## old
==> flow/design.v (excerpt) <==
module axi_to_apb_bridge (
    input  logic        clk,
    input  logic        rst_n,
    input  logic [31:0] awaddr,
    input  logic        awvalid,
    output logic        awready,
    input  logic [31:0] wdata,
    input  logic        wvalid,
    output logic        wready,
    output logic        bvalid,
    input  logic        bready,
    output logic        PSEL,
    output logic        PENABLE,
    output logic        PWRITE,
    output logic [31:0] PADDR,
    output logic [31:0] PWDATA
);
Size in the first run: roughly 140 flip-flops, roughly 140 I/O pins, ~0.0068 sq mm of cells after synthesis.
Settings: LEC_CHECK=0, CAP_MARGIN=20, CORE_MARGIN=2, CORE_UTILIZATION=68, CTS_CLUSTER_SIZE=37, SLEW_MARGIN=20; clock period 1.81 ns.
run.sh (not shown) runs the stock make flow with config.mk's settings and CLKGATE_MAP_FILE=.
As the logs show, old stopped at 4_1_cts after a tool error, so it never reached the end of the flow.
> inputs changed (old -> new)
Settings: CTS_CLUSTER_SIZE: 37 -> unset; CORE_UTILIZATION: 68 -> 40; the clock period (ns, I/O delays scaled along): 1.81 -> 5.0.
- old and new: one clean run, new; the rest did not finish clean.
- old got as far as 4_1_cts, where a tool error ended the run.
- Total core area, new vs old: up by more than half
- Between old and new, the synthesized cell count figures differ only marginally.
- Of new and old, the higher cell area after placement belongs to old.
- Last weighted congestion value of the routability-driven placer delta for new relative to old: 0.073 lower
- old -> new: width of the die increased by more than a quarter

---

== build 72 ==
Starting RTL as in the previous note.
clock: 1.98 ns
lec_check: 0
abc_area: 1
cap_margin: 20
core_margin: 2
core_utilization: 68
cts_cluster_diameter: 197
cts_cluster_size: 37
slew_margin: 20
Here is what was changed in the inputs of build 94 compared with build 72.
--- a/flow/config.mk
+++ b/flow/config.mk
@@ -6,9 +6,6 @@
 export NUM_CORES = 4
 export LEC_CHECK = 0
-export ABC_AREA = 1
 export CAP_MARGIN = 20
 export CORE_MARGIN = 2
-export CORE_UTILIZATION = 68
-export CTS_CLUSTER_DIAMETER = 197
-export CTS_CLUSTER_SIZE = 37
+export CORE_UTILIZATION = 40
 export SLEW_MARGIN = 20
==> flow/constraint.sdc <==
create_clock -name core_clock -period 3.26 [get_ports {clk}]
set_input_delay 0.6520 -clock core_clock [delete_from_list [all_inputs] [get_ports {clk}]]
set_output_delay 0.6520 -clock core_clock [all_outputs]
set_load 0.01 [all_outputs]
## What came out
- The lower global-route usage came out of build 94.
- From build 94 to build 72, largest buffer count on any clock path did not move at all.
- Diff build 72 -> build 94: compound-cell area share of the yosys netlist went up by 3.0 points; met2 layer wire length in the routed design shrank by 35%; xor/xnor cell area share of the yosys netlist rose 0.66 points.
- Build 72 vs build 94, startpoint-to-endpoint class of the critical path: flop to output pin vs input pin to flop
## Diff of input files: build 92 against build 94
--- a/flow/config.mk
+++ b/flow/config.mk
@@ -8,4 +8,4 @@
 export CAP_MARGIN = 20
 export CORE_MARGIN = 2
-export CORE_UTILIZATION = 40
+export CORE_UTILIZATION = 68
 export SLEW_MARGIN = 20
Findings:
- Build 92 went all the way through the flow, and no timing, DRC or antenna check failed.
- Summary of build 92 over build 94: proportion of cell area occupied by multi-input gates now sits at about the same level; fraction of area in non-clock buffers comparable; synthesis-to-layout area growth saw a decrease; non-clock buffer count went down by 1.
#### Input delta (build 32 over build 92)
--- a/flow/config.mk
+++ b/flow/config.mk
@@ -8,4 +8,4 @@
 export CAP_MARGIN = 20
 export CORE_MARGIN = 2
-export CORE_UTILIZATION = 68
+export CORE_UTILIZATION = 58
 export SLEW_MARGIN = 20
==> flow/constraint.sdc <==
create_clock -name core_clock -period 2.18 [get_ports {clk}]
set_input_delay 0.4360 -clock core_clock [delete_from_list [all_inputs] [get_ports {clk}]]
set_output_delay 0.4360 -clock core_clock [all_outputs]
set_load 0.01 [all_outputs]
==> comparison <==
- Build 92 → build 32: non-clock buffer count has increased; clock-cell share of area lost 1.2 points; count of clock-buffer cells in the layout shows no meaningful change; area of the chip higher; proportion of cell area occupied by multi-input gates went down.
- Die height for build 32 is higher than for build 92.
- In terms of clock skew, build 92 and build 32 differ only marginally.
- Between build 32 and build 92, it is build 32 whose non-filler instance count after layout is higher, by 39.
- Summary of build 32 over build 92: switching portion of total power fell 3.1 points; global-route wire length before repair fell 9300 microns; total power rose 3.3 mW.
- Launching element of the worst setup path: burst_cnt[5] -> build 32, addr_reg[5] -> build 92

---

## willow
The RTL this note starts from:
==> flow/design.v <==
`timescale 1ns / 1ps
module axi_to_apb_bridge (
    input  logic        clk,
    input  logic        rst_n,
    input  logic [31:0] awaddr,
    input  logic        awvalid,
    output logic        awready,
    input  logic [31:0] wdata,
    input  logic        wvalid,
    output logic        wready,
    output logic        bvalid,
    input  logic        bready,
    output logic        PSEL,
    output logic        PENABLE,
    output logic        PWRITE,
    output logic [31:0] PADDR,
    output logic [31:0] PWDATA
);
    typedef enum logic [2:0] {IDLE, SETUP, ACCESS, WAIT_DONE} state_t;
    state_t state;
    logic [31:0] addr_reg;
    int burst_cnt;
    localparam int burst_len = 4;
    always_ff @(posedge clk or negedge rst_n) begin
        if (!rst_n) begin
            state     <= IDLE;
            awready   <= 0;
            wready    <= 0;
            bvalid    <= 0;
            PSEL      <= 0;
            PENABLE   <= 0;
            PWRITE    <= 0;
            PADDR     <= 0;
            PWDATA    <= 0;
            addr_reg  <= 0;
            burst_cnt <= 0;
        end else begin
            case (state)
                IDLE: begin
                    if (awvalid) begin
                        awready <= 1;
                    end
                    if (awvalid && awready) begin
                        addr_reg  <= awaddr;
                        burst_cnt <= 0;
                        awready   <= 0;
                        state     <= SETUP;
                    end
                end
                SETUP: begin
                    if (wvalid) begin
                        wready  <= 1;
                        PADDR   <= addr_reg;
                        PWDATA  <= wdata;
                        PWRITE  <= 1;
                        PSEL    <= 1;
                        state   <= ACCESS;
                    end
                end
                ACCESS: begin
                    wready  <= 0;
                    PENABLE <= 1;
                    state   <= WAIT_DONE;
                end
                WAIT_DONE: begin
                    PENABLE <= 0;
                    PSEL    <= 0;
                    PWRITE  <= 0;
                    burst_cnt <= burst_cnt + 1;
                    addr_reg  <= addr_reg + 4;
                    if (burst_cnt == burst_len - 1) begin
                        bvalid <= 1;
                        state  <= IDLE;
                    end else begin
                        state <= SETUP;
                    end
                end
            endcase
            if (bvalid && bready) begin
                bvalid <= 0;
                awready <= 1;
                burst_cnt  <= 0;
            end
        end
    end
endmodule
Settings: LEC_CHECK=0, CAP_MARGIN=20, CELL_PAD_IN_SITES_DETAIL_PLACEMENT=1, CORE_ASPECT_RATIO=1.71, CORE_MARGIN=2, CORE_UTILIZATION=72, CTS_CLUSTER_DIAMETER=257, PLACE_DENSITY_LB_ADDON=0.05, SETUP_SLACK_MARGIN=0.09, SLEW_MARGIN=20, TNS_END_PERCENT=10; clock period 1.8 ns.
As the logs show, willow stopped at detailed placement (3_5_place_dp) after a tool error, so it never reached the end of the flow.
Relative to willow, the following input files were edited for raven:
Settings: clearing SETUP_SLACK_MARGIN, which used to be 0.09; clearing CTS_CLUSTER_DIAMETER, which used to be 257; clearing PLACE_DENSITY_LB_ADDON, which used to be 0.05; clearing CORE_ASPECT_RATIO, which used to be 1.71; clearing CELL_PAD_IN_SITES_DETAIL_PLACEMENT, which used to be 1; swapping 72 for 32 in CORE_UTILIZATION; clearing TNS_END_PERCENT, which used to be 10; swapping 1.8 for 7.07 in the clock period (ns, I/O delays scaled along).
Notes after the runs:
Height of the die, raven and willow, higher one = raven. Min total die size across raven and willow: willow. X dimension of the die (willow / raven): 0.52. Comparing willow with raven, the number of buffers added on ports came out essentially unchanged. Taking raven as 1.0, willow lands at 0.44 on floorplan core area. The initial standard-cell utilization of the core number comes out lower for raven vs willow. Diff willow..raven | netlist area before placement | unchanged. raven: PASS, flow complete, no timing, DRC or antenna violations. Any difference in post-synth area from yosys stat between willow and raven is small enough to ignore. Relative to willow, final estimated routing congestion in global placement has decreased by about 13% in raven.
The following lists how maple was set up differently from raven:
Settings: CTS_CLUSTER_SIZE now 37, previously not set; SETUP_SLACK_MARGIN now -0.16, previously not set; CORE_UTILIZATION now 66, was 32; the clock period (ns, I/O delays scaled along) now 1.81, was 7.07.
==> results <==
| post-CTS setup-driven buffer insertion count | lower: raven |
Changes observed in maple relative to raven: cell area after technology mapping neither gained nor lost much; worst setup slack before clock tree synthesis fell by 3.10 ns; height of the die has decreased; maximum clock path buffer count now sits at about the same level; number of enable flip-flop cells essentially unchanged.
Taking raven as 1.0, maple lands at 0.70 on width of the die.
No final results exist for maple, since it was stopped by error DPL-0038 during global routing (5_1_grt).
NOTE: number of cells upsized or downsized after cts in maple exceeds that of raven
On complex-gate fraction of the synthesized area, raven and maple are neck and neck.
Of raven and maple, the lower post-place instance area belongs to raven.
maple — die area 11,000 µm² lower, raven as reference
### maple -> delta
Settings: TNS_END_PERCENT newly set to 15; SETUP_SLACK_MARGIN changed from -0.16 to 1.9; CORE_UTILIZATION changed from 66 to 56; CTS_CLUSTER_SIZE removed (was 37); the clock period (ns, I/O delays scaled along) changed from 1.81 to 7.07.
- In summary, delta completed successfully, with a layout that passed the timing, design-rule and antenna checks.
- Diff maple -> delta: core utilization before placement moved down, proportion of synthesized area in mux cells level, xor-xnor portion of the synthesized cell area level.
- Summary: placeable core area, delta worse than maple
- Taking maple as the reference, in delta hold buffer count at CTS now smaller; cell count after synthesis stayed essentially flat; area of the die now larger.

---

build 31:
Starts from the design.v that is shown in full above.
Settings: LEC_CHECK=0, ABC_AREA=1, CAP_MARGIN=30, CORE_MARGIN=2, CORE_UTILIZATION=69, CTS_CLUSTER_SIZE=49, GPL_ROUTABILITY_DRIVEN=1, MAX_ROUTING_LAYER=met5, MIN_ROUTING_LAYER=met1, PLACE_DENSITY_LB_ADDON=0.3, SLEW_MARGIN=10; clock period 2.34 ns.
Build 31 ran to completion and came out clean on the timing, design-rule and antenna checks.
Relative to build 31, the following input files were edited for build 25:
- clearing ABC_AREA, which used to be 1
- putting CORE_ASPECT_RATIO at 0.5 where nothing was set
- swapping 69 for 61 in CORE_UTILIZATION
- clearing PLACE_DENSITY_LB_ADDON, which used to be 0.3
- swapping 30 for 0 in CAP_MARGIN
- swapping 10 for 40 in SLEW_MARGIN
- swapping 1 for 0 in GPL_ROUTABILITY_DRIVEN
- clearing CTS_CLUSTER_SIZE, which used to be 49
- swapping 2.34 for 4.02 in the clock period (ns, I/O delays scaled along)
--- outcome ---
Build 25 did not stop at any stage, and its layout met the timing, design-rule and antenna checks.
Synthesized instance count is higher on build 31
Going from build 31 to build 25, wire length after detailed routing shrinks by 26%.
Taking build 31 as the reference, in build 25 number of rows created at floorplan has decreased; share of the core filled with cells has decreased; final cell count has decreased.
--- input diff build 25..build 4 ---
- CORE_UTILIZATION changed from 61 to 70
- SLEW_MARGIN changed from 40 to 10
- CTS_CLUSTER_DIAMETER newly set to 344
- CTS_CLUSTER_SIZE newly set to 15
- CAP_MARGIN changed from 0 to 30
- CORE_ASPECT_RATIO removed (was 0.5)
- the clock period (ns, I/O delays scaled along) changed from 4.02 to 4.98
[summary]
- Sort build 4 and build 25 by detailed-route wire length, descending, and build 4 comes first.
- Arrival time of data at the critical path endpoint, build 4 and build 25: smaller value in build 25
- Comparing build 4 and build 25, the lower net load switching power was measured on build 4.
- Compared to build 25, build 4 leaves less free space in the core.
- Of build 4 and build 25, the run reporting the lower post-DP HPWL was build 25.
- Looking at die extent in y, build 4 sits about 30% above build 25.
- For the total die size, build 4 came in 13% lower than build 25 did.
- Build 4 reports a higher length of routed met3 wiring than build 25 does.
Changes in build 58 relative to build 4:
- clearing CTS_CLUSTER_DIAMETER, which used to be 344
- clearing CTS_CLUSTER_SIZE, which used to be 15
- swapping 70 for 61 in CORE_UTILIZATION
- swapping 4.98 for 4.02 in the clock period (ns, I/O delays scaled along)
==> results <==
Changes observed in build 58 relative to build 4: final worst setup slack +0.014 ns, multi-input combinational gate total ~0 delta, peak per-stage delay on the critical path -0.33 ns.
Build 58 ends up with lower switching share of total power than build 4 does.

---

run A:
Starts from the design.v that is shown in full above.
==> flow/config.mk <==
export PLATFORM = sky130hd
export DESIGN_NAME = axi_to_apb_bridge
export DESIGN_NICKNAME = axi_to_apb_bridge
export VERILOG_FILES = /design/flow/design.v
export SDC_FILE = /design/flow/constraint.sdc
export NUM_CORES = 4
export LEC_CHECK = 0
export ABC_AREA = 1
export CAP_MARGIN = 20
export CORE_MARGIN = 2
export CORE_UTILIZATION = 72
export CTS_CLUSTER_DIAMETER = 370
export CTS_CLUSTER_SIZE = 95
export PLACE_DENSITY = 0.38
export SLEW_MARGIN = 20
==> flow/constraint.sdc <==
create_clock -name core_clock -period 1.82 [get_ports {clk}]
set_input_delay 0.3640 -clock core_clock [delete_from_list [all_inputs] [get_ports {clk}]]
set_output_delay 0.3640 -clock core_clock [all_outputs]
set_load 0.01 [all_outputs]
The log for run A ends in clock tree synthesis with error DPL-0033, so the run never completed.
Setup changes, run A to run B
Settings: a deleted ABC_AREA that had been 1; a deleted PLACE_DENSITY that had been 0.38; a deleted CTS_CLUSTER_SIZE that had been 95; a deleted CTS_CLUSTER_DIAMETER that had been 370; an added PLACE_DENSITY_LB_ADDON of 0.01; a change of the clock period (ns, I/O delays scaled along) from 1.82 to 0.917.
Findings:
For run B, the flow was terminated by a tool error in detailed placement and produced no final design. [run B] effective utilization at floorplan fell 0.20 points relative to run A. Run B — area fraction in mux cells 17 points higher, run A as reference. Diff run A -> run B | fraction of the mapped netlist area in compound gates | increase of 3.0 points. Comparing run B and run A, chip area estimate from yosys synthesis is lower on run B. Die size: higher on run A. Sort run B and run A by row count, descending, and run A comes first. On synthesized cell count: run B sits below run A. Run B against run A: adder-cell share of the synthesized area closely matched the old numbers; netlist area before placement decreased by 410 sq um relative to the old numbers; horizontal die dimension decreased by 2.8% relative to the old numbers.
> inputs changed (run B -> run C)
Settings: CTS_CLUSTER_SIZE newly set to 37; PLACE_DENSITY_LB_ADDON removed (was 0.01); CORE_UTILIZATION changed from 72 to 67; the clock period (ns, I/O delays scaled along) changed from 0.917 to 1.81.
==> comparison <==
- Run C: it failed with a tool error in clock tree synthesis, so there are no final results.
- Reported for run C and run B, number of top-level pins turned out identical to the last digit.
- Height of the die (run C vs. run B) increases by a few percent
- Delta (run C minus run B): die boundary width now sits higher, register bit total from synthesis now sits at about the same level.
- Run C vs run B, count of standard-cell rows went up by 1.
- Run C -> run B: mean post-synth cell area flat
- Last weighted congestion value of the routability-driven placer is lower on run B
- Compared with run B, run C shows a lower initial standard-cell utilization of the core.
- Diff run B -> run C: post-synth tally of flip-flops with integrated enable neither gained nor lost much; chip area grew by 740 sq um; area after synthesis barely changed.
Relative to run C, the following input files were edited for run D:
Settings: CORE_UTILIZATION: 67 -> 60; CTS_CLUSTER_SIZE: 37 -> unset; the clock period (ns, I/O delays scaled along): 1.81 -> 2.18.
==> results <==
As far as synthesized cell count goes, run D and run C are indistinguishable; the numbers are identical. Basic-gate share of the synthesized area counting and, or, nand and nor cells: run D vs run C identical. Reported for run D and run C, area fraction in mux cells turned out identical to the last digit. Both conditions hold for run D: the flow ran to the end and the final layout passed the timing, design-rule and antenna checks. STATUS worst setup timing slack at the placement stage: run D wins against run C. On run D: chip height is 5.5% higher than what run C gave. Looking at run D and run C, the yosys stat cell total is a wash. ~same weighted congestion reported at the end of routability-driven placement in run D and run C. Die footprint ended up 0.0012 sq mm higher on run D than on run C.
Modified inputs, run E compared to run D
Settings: CORE_UTILIZATION now 66, was 60; CTS_CLUSTER_SIZE now 42, previously not set; the clock period (ns, I/O delays scaled along) now 1.88, was 2.18.
[summary]
- Run E vs. run D: compound-cell area share of the yosys netlist closely matched the old numbers; die outline area lost 8.8%; number of hold buffers added after CTS shows no meaningful change.
- Worst setup slack before clock tree synthesis ends up higher on run D.
- Reported for run E and run D, chip area line of the yosys report turned out identical to the last digit.
- Looking at run E and run D, the post-synthesis net count is a wash.
- Run E failed in global routing with DPL-0038.
- Total placed cells including tap cells ended up 39 higher on run E than on run D.
No activity file was given, so power comes from the tool's default toggle rates.
